==> inputs of garnet <==
// my_chip
module my_chip (
    input logic [11:0] io_in,  
    output logic [11:0] io_out,  
    input logic clock,
    input logic reset  
);
Settings: LEC_CHECK=0, ABC_AREA=1, CAP_MARGIN=20, CELL_PAD_IN_SITES_DETAIL_PLACEMENT=1, CORE_ASPECT_RATIO=1.4, CORE_MARGIN=8, CORE_UTILIZATION=17, CTS_CLUSTER_SIZE=25, HOLD_SLACK_MARGIN=0.18, MAX_ROUTING_LAYER=met5, SLEW_MARGIN=25, TNS_END_PERCENT=100; clock period 5.36 ns.
run.sh (not shown) runs the stock make flow with config.mk's settings and CLKGATE_MAP_FILE=.
==> lagoon: changes against garnet <==
- CELL_PAD_IN_SITES_DETAIL_PLACEMENT: 1 -> unset
- CORE_ASPECT_RATIO: 1.4 -> 1.39
- CORE_MARGIN: 8 -> 2
- CORE_UTILIZATION: 17 -> 72
- CTS_CLUSTER_DIAMETER: unset -> 346
- CTS_CLUSTER_SIZE: 25 -> 96
- HOLD_SLACK_MARGIN: 0.18 -> unset
- MAX_ROUTING_LAYER: met5 -> unset
- SLEW_MARGIN: 25 -> 20
- TNS_END_PERCENT: 100 -> unset
==> flow/constraint.sdc (replaced) <==
create_clock -name core_clock -period 6.91 [get_ports {clock}]
set_input_delay 1.3820 -clock core_clock [delete_from_list [all_inputs] [get_ports {clock}]]
set_output_delay 1.3820 -clock core_clock [all_outputs]
set_load 0.01 [all_outputs]
==> impl_metrics.prom <==
# HELP chip_impl_metric Flow report values
# TYPE chip_impl_metric gauge
chip_impl_metric{name="power.share.sequential",unit="%"} 47.1
chip_impl_metric{name="post_route_setup_slack",unit="ns"} 1.49
chip_impl_metric{name="fin_hold_ws",unit="ns"} 0.333
chip_impl_metric{name="critical_path_peak_fanout",unit=""} 15
chip_impl_metric{name="layout.filler_cells",unit=""} 7217
chip_impl_metric{name="fin_worst_skew",unit="ns"} 0.0126
chip_impl_info{name="status",value="complete, no violations"} 1
chip_impl_metric{name="min_period_over_period",unit="%"} 72.2
chip_impl_metric{name="p_comb_share",unit="%"} 1.8
the above is filed under garnet

==> impl_metrics.prom <==
# HELP chip_impl_metric Flow report values
# TYPE chip_impl_metric gauge
chip_impl_info{name="status",value="complete, no violations"} 1
chip_impl_metric{name="p_comb_share",unit="%"} 1.7
chip_impl_info{name="netlist.top_cell.by_area",value="sky130_fd_sc_hd__dfrtp_1"} 1
chip_impl_metric{name="post_route_setup_slack",unit="ns"} 2.92
chip_impl_metric{name="postSynthCellCount",unit=""} 1342
chip_impl_metric{name="fp.dieW",unit="µm"} 105
chip_impl_metric{name="min_period_over_period",unit="%"} 57.7
chip_impl_metric{name="layout.nonclk_buf_share",unit="%"} 1.35
chip_impl_metric{name="power.share.sequential",unit="%"} 47.6
chip_impl_metric{name="fin_worst_skew",unit="ns"} 0.0110
chip_impl_metric{name="critical_path_peak_fanout",unit=""} 21
chip_impl_info{name="ys_dominant_reg_cell",value="sky130_fd_sc_hd__dfrtp_1"} 1
chip_impl_metric{name="layout.filler_cells",unit=""} 994
the above is filed under lagoon



==> harbor: inputs <==
==> flow/design.v <==
module ChipInterface #(parameter FRE = 25000000, parameter DEBOUNCE = FRE / 100) (
    input logic clock,
    input logic confirm,
    input logic clear,
    input logic algorithm_select_mode,
    input reset,
    input logic enter0, enter1,
    output logic [5:0] led
  );
  logic confirm_sync, clear_sync, enter0_sync, enter1_sync, algorithm_select_mode_sync;
  logic enter0_valid_press, enter1_valid_press, clear_valid_press, confirm_valid_press, algorithm_select_mode_valid_press;
  logic [11:0] password_current, password_next;
  logic [11:0] password_ref;
  logic [5:0] OTP;
  logic change_current, change_next;
  logic [31:0] cnt_current, cnt_next;
  logic [1:0] wrong_password_time_current, wrong_password_time_next;
  logic algorithm_selet_current, algorithm_selet_next;
  logic [2:0] algorithm_mode_current, algorithm_mode_next;
  password_generator password_generator_inst(
    .clock(clock),
    .reset(reset),  
    .algorithm_select(algorithm_mode_current),
    .OTP(OTP), 
    .password(password_ref));
  FF2_Synchronizer confirm_sync_ (
    .clock(clock),
    .button(confirm),
    .sync_button(confirm_sync)
  );
  FF2_Synchronizer clear_sync_ (
    .clock(clock),
    .button(clear),
    .sync_button(clear_sync)
  );
  FF2_Synchronizer enter0_sync_ (
    .clock(clock),
    .button(enter0),
    .sync_button(enter0_sync)
  );
  FF2_Synchronizer enter1_sync_ (
    .clock(clock),
    .button(enter1),
    .sync_button(enter1_sync)
  );
  FF2_Synchronizer algorithm_select_mode_sync_ (
    .clock(clock),
    .button(algorithm_select_mode),
    .sync_button(algorithm_select_mode_sync)
  );
  button_handler #(.COUNT_MAX(DEBOUNCE)) confirm_valid(.clock(clock), .reset(reset), .btn(confirm_sync), .valid_press(confirm_valid_press));
  button_handler #(.COUNT_MAX(DEBOUNCE)) clear_valid(.clock(clock), .reset(reset), .btn(clear_sync), .valid_press(clear_valid_press));
  button_handler #(.COUNT_MAX(DEBOUNCE)) enter0_valid(.clock(clock), .reset(reset), .btn(enter0_sync), .valid_press(enter0_valid_press));
  button_handler #(.COUNT_MAX(DEBOUNCE)) enter1_valid(.clock(clock), .reset(reset), .btn(enter1_sync), .valid_press(enter1_valid_press));
  button_handler #(.COUNT_MAX(DEBOUNCE)) algorithm_select_mode_valid(.clock(clock), .reset(reset), .btn(algorithm_select_mode_sync), .valid_press(algorithm_select_mode_valid_press));
  OTP_generator inst_OTP_generator(.clock(clock), .reset(reset), .change(change_current), .OTP(OTP));
  typedef enum logic [2:0] {IDLE = 3'b000, 
                            TIMEOUT = 3'b001, 
                            INPUT = 3'b010, 
                            VERIFY = 3'b011, 
                            PASS = 3'b100, 
                            FAIL = 3'b101, 
                            LOCK = 3'b110,
                            ALGO_SELECT = 3'b111} state_t;
  state_t current_state, next_state;
  always_ff @(posedge clock or posedge reset) begin 
    if(reset) begin
      current_state <= IDLE;
      password_current <= 0;
      change_current <= 0;
      wrong_password_time_current <= 0;
      algorithm_selet_current <= 0;
      algorithm_mode_current <= 0;
      cnt_current <= 0;
    end
    else begin
      current_state <= next_state;
      password_current <= password_next;
      change_current <= change_next;
      wrong_password_time_current <= wrong_password_time_next;
      algorithm_selet_current <= algorithm_selet_next;
      algorithm_mode_current <= algorithm_mode_next;
      cnt_current <= cnt_next;
    end
  end
  always_comb begin
    case(current_state)
      IDLE: begin
        wrong_password_time_next = wrong_password_time_current;
        algorithm_mode_next = algorithm_mode_current;
        if(cnt_current == 60 * FRE -1) begin
          next_state = TIMEOUT;
          password_next = 0;
          change_next = 1;
          algorithm_selet_next = 0;
          cnt_next = 0;
        end
        else if(algorithm_select_mode_valid_press) begin
            algorithm_selet_next = 1;
            next_state = INPUT;
            change_next = 0;
            password_next = 0;
            cnt_next = 0;
        end
        else if(enter0_valid_press)begin
           cnt_next = 0;
           next_state = INPUT;
           password_next = {password_current[10:0],1'b0};
           change_next = 0;
           algorithm_selet_next = 0;
        end 
        else if(enter1_valid_press)begin
           cnt_next = 0;
           next_state = INPUT;
           password_next = {password_current[10:0],1'b1};
           change_next = 0;
           algorithm_selet_next = 0;
        end 
        else begin
          cnt_next = cnt_current + 1;
          next_state = IDLE;
          password_next = 0;
          change_next = 0;
          algorithm_selet_next = 0;
        end
      end
      TIMEOUT: begin
        next_state = IDLE;
        wrong_password_time_next = wrong_password_time_current;
        cnt_next = cnt_current + 1;
        password_next = 0;
        change_next = 0;
        algorithm_selet_next = 0;
        algorithm_mode_next = algorithm_mode_current;
      end
      INPUT:begin
        wrong_password_time_next = wrong_password_time_current;
        cnt_next = 0;
        change_next = 0;
        algorithm_selet_next = algorithm_selet_current;
        algorithm_mode_next = algorithm_mode_current;
        if(confirm_valid_press) begin
           next_state = VERIFY;
           password_next = password_current;
        end
        else if(clear_valid_press) begin
           next_state = INPUT;
           password_next = 0;
        end
        else if(enter0_valid_press) begin
           next_state = INPUT;
           password_next = {password_current[10:0],1'b0};
        end 
        else if(enter1_valid_press)begin
           next_state = INPUT;
           password_next = {password_current[10:0],1'b1};
        end
        else begin
          next_state = INPUT;
          password_next = password_current;
        end
      end
      VERIFY: begin
        cnt_next = 0;
        password_next = 0;
        change_next = 0;
        algorithm_selet_next = algorithm_selet_current;
        algorithm_mode_next = algorithm_mode_current;
        if(password_current == password_ref) begin
            next_state = PASS;
            wrong_password_time_next = wrong_password_time_current;
        end
        else begin
            next_state = FAIL;
            wrong_password_time_next = wrong_password_time_current + 1;
        end
      end
      PASS: begin
        wrong_password_time_next = wrong_password_time_current;
        password_next = 0;
        algorithm_selet_next = algorithm_selet_current;
        algorithm_mode_next = algorithm_mode_current;
        if(cnt_current == 6 * FRE) begin
          if(algorithm_selet_current == 1) begin
              next_state = ALGO_SELECT;
              change_next = 0;
          end
          else begin
              next_state = IDLE;
              change_next = 1;
          end
          cnt_next = 0;
        end 
        else begin
          cnt_next = cnt_current + 1;
          next_state = PASS;
          change_next = 0;
        end
      end
      ALGO_SELECT : begin
        password_next = 0;
        cnt_next = 0;
        algorithm_selet_next = 0;
        wrong_password_time_next = wrong_password_time_current;
        if(confirm_valid_press) begin
           next_state = IDLE;
           algorithm_mode_next = algorithm_mode_current;
           change_next = 1;
        end
        else if(clear_valid_press) begin
           next_state = ALGO_SELECT;
           algorithm_mode_next = 0;
           change_next = 0;
        end
        else if(enter0_valid_press) begin
           next_state = ALGO_SELECT;
           algorithm_mode_next = {algorithm_mode_current[1:0],1'b0};
           change_next = 0;
        end 
        else if(enter1_valid_press)begin
           next_state = ALGO_SELECT;
           algorithm_mode_next = {algorithm_mode_current[1:0],1'b1};
           change_next = 0;
        end
        else begin
           next_state = ALGO_SELECT;
           algorithm_mode_next = algorithm_mode_current;
           change_next = 0;
        end
      end
      FAIL: begin
        algorithm_mode_next = algorithm_mode_current;
        wrong_password_time_next = wrong_password_time_current;
        password_next = 0;
        algorithm_selet_next = 0;
        if(cnt_current == 6 * FRE) begin
          change_next = 1;
          cnt_next = 0;
          next_state = LOCK;
        end 
        else begin
          cnt_next = cnt_current + 1;
          next_state = FAIL;
          change_next = 0;
        end
      end
      LOCK: begin
         algorithm_mode_next = algorithm_mode_current;
         cnt_next = cnt_current + 1;
         wrong_password_time_next = wrong_password_time_current;
         password_next = 0;
         algorithm_selet_next = 0;
         if(wrong_password_time_current == 1) begin
            if(cnt_current == 15 * FRE) begin
              next_state = IDLE;
              change_next = 1;
              cnt_next = 0;
            end
            else begin
              next_state = LOCK;
              change_next = 0;
            end
         end
         else if (wrong_password_time_current == 2) begin
            if(cnt_current == 30 * FRE) begin
              next_state = IDLE;
              change_next = 1;
              cnt_next = 0;
            end
            else begin
               next_state = LOCK;
              change_next = 0;
            end 
         end
         else begin
            if(cnt_current == 60 * FRE) begin
                 next_state = IDLE;
                 change_next = 1;
                 cnt_next = 0;
            end
            else begin
              next_state = LOCK;
              change_next = 0;
            end
         end
      end
    endcase
  end
  always_ff @(posedge clock or posedge reset) begin
    if(reset) led <= 6'b0;
    else if(current_state == PASS) led <= 6'b111111;
    else if(current_state == ALGO_SELECT) begin
        led <= {4'b0, algorithm_mode_current};
    end
    else if(current_state == FAIL) begin
    if ((cnt_current >= FRE*1 && cnt_current < FRE*2) || 
        (cnt_current >= FRE*3 && cnt_current < FRE*4) || 
        (cnt_current >= FRE*5 && cnt_current < FRE*6))
        led <= 6'b0; 
    else
        led <= 6'b111111; 
    end
    else if(current_state == LOCK) led <= 6'b101010;
    else led <= OTP;
  end
endmodule
module password_generator(
    input logic clock,
    input logic reset,  
    input logic [2:0] algorithm_select,
    input logic [5:0] OTP,
    output logic [11:0] password
);
  always_ff @(posedge clock or posedge reset) begin
      if(reset) begin
          password <= 0;
      end
      else begin
        case(algorithm_select)
            3'd0: password <= OTP * 2 + 1;                    
            3'd1: password <= (OTP << 2) ^ 12'hA3; 
            3'd2: password <= (OTP * 3) + (OTP >> 1);         
            3'd3: password <= ~(OTP * 5) & 12'hFFF;           
            3'd4: password <= (OTP * OTP) % 4096;             
            3'd5: password <= ((OTP << 3) - OTP) ^ 12'h3C3;   
            3'd6: password <= {OTP[2:0], OTP[5:3]} + 12'h55A; 
            3'd7: password <= (OTP * 9) & 12'hFFF;            
        endcase
      end
  end
endmodule
module OTP_generator(
    input logic clock,
    input logic change,
    input reset,
    output logic [5:0] OTP 
);
    logic [5:0] lfsr;
    always_ff @(posedge clock or posedge reset) begin
        if (reset)
            lfsr <= 6'b101101;  
        else if (change)
            lfsr <= {lfsr[4:0], lfsr[5] ^ lfsr[3]};
    end
    assign OTP = lfsr;
endmodule
module button_handler (
    input  logic clock,        
    input  logic reset,
    input  logic btn,         
    output logic valid_press  
);
    parameter COUNT_MAX = 250_000;
    logic btn_pre;
    logic [$clog2(COUNT_MAX):0] count;
    logic armed;
    always_ff @(posedge clock or posedge reset) begin
        if (reset)
            btn_pre <= 0;
        else
            btn_pre <= btn;
    end
    always_ff @(posedge clock or posedge reset) begin
        if (reset) begin
            count <= 0;
            valid_press <= 0;
            armed <= 1;
        end else begin
            valid_press <= 0;  
            if (btn && btn_pre) begin  
                if (armed) begin
                    if (count < COUNT_MAX - 1) begin
                        count <= count + 1;
                    end else begin
                        valid_press <= 1;  
                        armed <= 0;        
                        count <= 0;
                    end
                end
            end else begin
                count <= 0;
                if (!btn) 
                    armed <= 1; 
            end
        end
    end
endmodule
module FF2_Synchronizer(
  input logic clock,
  input logic button,
  output logic sync_button
);
  logic [1:0] button_dff;
  always_ff @(posedge clock) begin
    button_dff[0] <= button;
    button_dff[1] <= button_dff[0];
  end
  assign sync_button = button_dff[1];
endmodule
`default_nettype none
module my_chip (
    input logic [11:0] io_in,  
    output logic [11:0] io_out,  
    input logic clock,
    input logic reset  
);
    ChipInterface #(.FRE(25000)) chipInterface_inst(
        .clock(clock),
        .confirm(io_in[0]),
        .clear(io_in[1]),
        .algorithm_select_mode(io_in[2]),
        .reset(reset),
        .enter0(io_in[3]), 
        .enter1(io_in[4]),
        .led(io_out[5:0])
    );
    assign io_out[11:6] = 6'b0;
endmodule
==> flow/run.sh <==
#!/bin/bash
# the make line also repeats each setting of config.mk as NAME=value (left out here)
make -C /OpenROAD-flow-scripts/flow DESIGN_CONFIG=/design/flow/config.mk WORK_HOME=/design/flow/orfs CLKGATE_MAP_FILE= finish
==> flow/config.mk <==
export PLATFORM = sky130hd
export DESIGN_NAME = my_chip
export DESIGN_NICKNAME = my_chip
export VERILOG_FILES = /design/flow/design.v
export SDC_FILE = /design/flow/constraint.sdc
export NUM_CORES = 4
export LEC_CHECK = 0
export ABC_AREA = 0
export CAP_MARGIN = 20
export CELL_PAD_IN_SITES_DETAIL_PLACEMENT = 0
export CORE_MARGIN = 2
export CORE_UTILIZATION = 53
export CTS_CLUSTER_DIAMETER = 154
export CTS_CLUSTER_SIZE = 98
export MAX_ROUTING_LAYER = met4
export PLACE_DENSITY_LB_ADDON = 0.3
export SETUP_SLACK_MARGIN = -0.13
export SLEW_MARGIN = 20
export TNS_END_PERCENT = 45
==> flow/constraint.sdc <==
create_clock -name core_clock -period 4.73 [get_ports {clock}]
set_input_delay 0.9460 -clock core_clock [delete_from_list [all_inputs] [get_ports {clock}]]
set_output_delay 0.9460 -clock core_clock [all_outputs]
set_load 0.01 [all_outputs]
==> inputs of xenon, as changes to harbor <==
ABC_AREA = 1   (was 0)
CELL_PAD_IN_SITES_DETAIL_PLACEMENT = not set   (was 0)
CORE_UTILIZATION = 67   (was 53)
CTS_CLUSTER_DIAMETER = not set   (was 154)
CTS_CLUSTER_SIZE = 96   (was 98)
MAX_ROUTING_LAYER = not set   (was met4)
PLACE_DENSITY_LB_ADDON = not set   (was 0.3)
SETUP_SLACK_MARGIN = not set   (was -0.13)
TNS_END_PERCENT = not set   (was 45)
==> flow/constraint.sdc (replaced) <==
create_clock -name core_clock -period 15.3 [get_ports {clock}]
set_input_delay 3.0600 -clock core_clock [delete_from_list [all_inputs] [get_ports {clock}]]
set_output_delay 3.0600 -clock core_clock [all_outputs]
set_load 0.01 [all_outputs]
==> inputs of indigo, as changes to harbor <==
ABC_AREA = 1   (was 0)
CORE_UTILIZATION = 71   (was 53)
CTS_CLUSTER_DIAMETER = 398   (was 154)
CTS_CLUSTER_SIZE = 99   (was 98)
SETUP_SLACK_MARGIN = 0.78   (was -0.13)
==> notes <==
harbor passed the timing, design-rule and antenna checks. indigo completed without violations. xenon passed the timing, design-rule and antenna checks. The total power of indigo is 3.1 times that of xenon. Core utilization, highest first: indigo, xenon, harbor. The lowest cell count belongs to harbor, the highest to indigo. Routed wire length, lowest first: harbor, xenon, indigo. Sequential share of layout area: indigo < xenon < harbor. In synthesized cell count, xenon and indigo do not differ. The highest first-iteration DRC count belongs to indigo, the lowest to harbor.
No activity file was given, so power comes from the tool's default toggle rates.
